==> flow/design.v (excerpt) <==
module lc4_core
   (input  wire        clk,
    input  wire        rst,
    output wire [15:0] o_cur_pc,
    input  wire [15:0] i_cur_insn,
    output wire [15:0] o_dmem_addr,
    input  wire [15:0] i_cur_dmem_data,
    output wire        o_dmem_we,
    output wire [15:0] o_dmem_towrite,
    output wire [1:0]  test_stall,
    output wire [15:0] test_cur_pc,
    output wire [15:0] test_cur_insn,
    output wire        test_regfile_we,
    output wire [2:0]  test_regfile_wsel,
    output wire [15:0] test_regfile_data,
    output wire        test_nzp_we,
    output wire [2:0]  test_nzp_new_bits,
    output wire        test_dmem_we,
    output wire [15:0] test_dmem_addr,
    output wire [15:0] test_dmem_data
    );
For scale: roughly 520 flip-flops, ~43,000 um^2 of cells after synthesis.
clock: 22.3 ns
lec_check: 0
abc_area: 1
cap_margin: 20
core_aspect_ratio: 0.5
core_margin: 2
core_utilization: 72
cts_cluster_diameter: 196
cts_cluster_size: 98
place_density: 0.4
setup_slack_margin: -1.6
slew_margin: 20
tns_end_percent: 10
run.sh (not shown) runs the stock make flow with config.mk's settings and CLKGATE_MAP_FILE=.
The first run aborted during global routing (5_1_grt) on GRT-0232.
Next try:
==> flow/config.mk (replaced) <==
export PLATFORM = sky130hd
export DESIGN_NAME = lc4_core
export DESIGN_NICKNAME = lc4_core
export VERILOG_FILES = /design/flow/design.v
export SDC_FILE = /design/flow/constraint.sdc
export NUM_CORES = 4
export LEC_CHECK = 0
export CAP_MARGIN = 20
export CORE_MARGIN = 2
export CORE_UTILIZATION = 40
export SLEW_MARGIN = 20
==> flow/constraint.sdc (replaced) <==
create_clock -name core_clock -period 39.0 [get_ports {clk}]
set_input_delay 7.8000 -clock core_clock [delete_from_list [all_inputs] [get_ports {clk}]]
set_output_delay 7.8000 -clock core_clock [all_outputs]
set_load 0.01 [all_outputs]
The changed run produced a clean layout.
Die size climbs by about 90%.
Synthesized area climbs by 8.0%.
Synthesized cell count drops by about 2.2%.
Next try:
--- a/flow/config.mk
+++ b/flow/config.mk
@@ -8,4 +8,6 @@
 export CAP_MARGIN = 20
 export CORE_MARGIN = 2
-export CORE_UTILIZATION = 40
+export CORE_UTILIZATION = 68
+export CTS_CLUSTER_SIZE = 35
+export SETUP_SLACK_MARGIN = 5.0
 export SLEW_MARGIN = 20
==> flow/constraint.sdc (replaced) <==
create_clock -name core_clock -period 36.8 [get_ports {clk}]
set_input_delay 7.3600 -clock core_clock [delete_from_list [all_inputs] [get_ports {clk}]]
set_output_delay 7.3600 -clock core_clock [all_outputs]
set_load 0.01 [all_outputs]
With this change the flow did not get past global routing (5_1_grt).
Synthesized area is unchanged.
Synthesized cell count does not change.
Die area went down by 41%.
Next try:
--- a/flow/config.mk
+++ b/flow/config.mk
@@ -9,5 +9,5 @@
 export CORE_MARGIN = 2
 export CORE_UTILIZATION = 68
-export CTS_CLUSTER_SIZE = 35
-export SETUP_SLACK_MARGIN = 5.0
+export CTS_CLUSTER_SIZE = 34
+export SETUP_SLACK_MARGIN = 4.94
 export SLEW_MARGIN = 20
==> flow/constraint.sdc (replaced) <==
create_clock -name core_clock -period 36.5 [get_ports {clk}]
set_input_delay 7.3000 -clock core_clock [delete_from_list [all_inputs] [get_ports {clk}]]
set_output_delay 7.3000 -clock core_clock [all_outputs]
set_load 0.01 [all_outputs]
The new run never finished: it broke off in global routing (5_1_grt), error GRT-0232; synthesized cell count does not change; die area is unchanged; synthesized area is unchanged.
Next try:
--- a/flow/config.mk
+++ b/flow/config.mk
@@ -8,6 +8,4 @@
 export CAP_MARGIN = 20
 export CORE_MARGIN = 2
-export CORE_UTILIZATION = 68
-export CTS_CLUSTER_SIZE = 34
-export SETUP_SLACK_MARGIN = 4.94
+export CORE_UTILIZATION = 58
 export SLEW_MARGIN = 20
==> flow/constraint.sdc (replaced) <==
create_clock -name core_clock -period 21.7 [get_ports {clk}]
set_input_delay 4.3400 -clock core_clock [delete_from_list [all_inputs] [get_ports {clk}]]
set_output_delay 4.3400 -clock core_clock [all_outputs]
set_load 0.01 [all_outputs]
Result: The changed run died in global routing (5_1_grt) on ODB-0269; synthesized area is unchanged; die area came out higher by about 17%; synthesized cell count is unchanged.
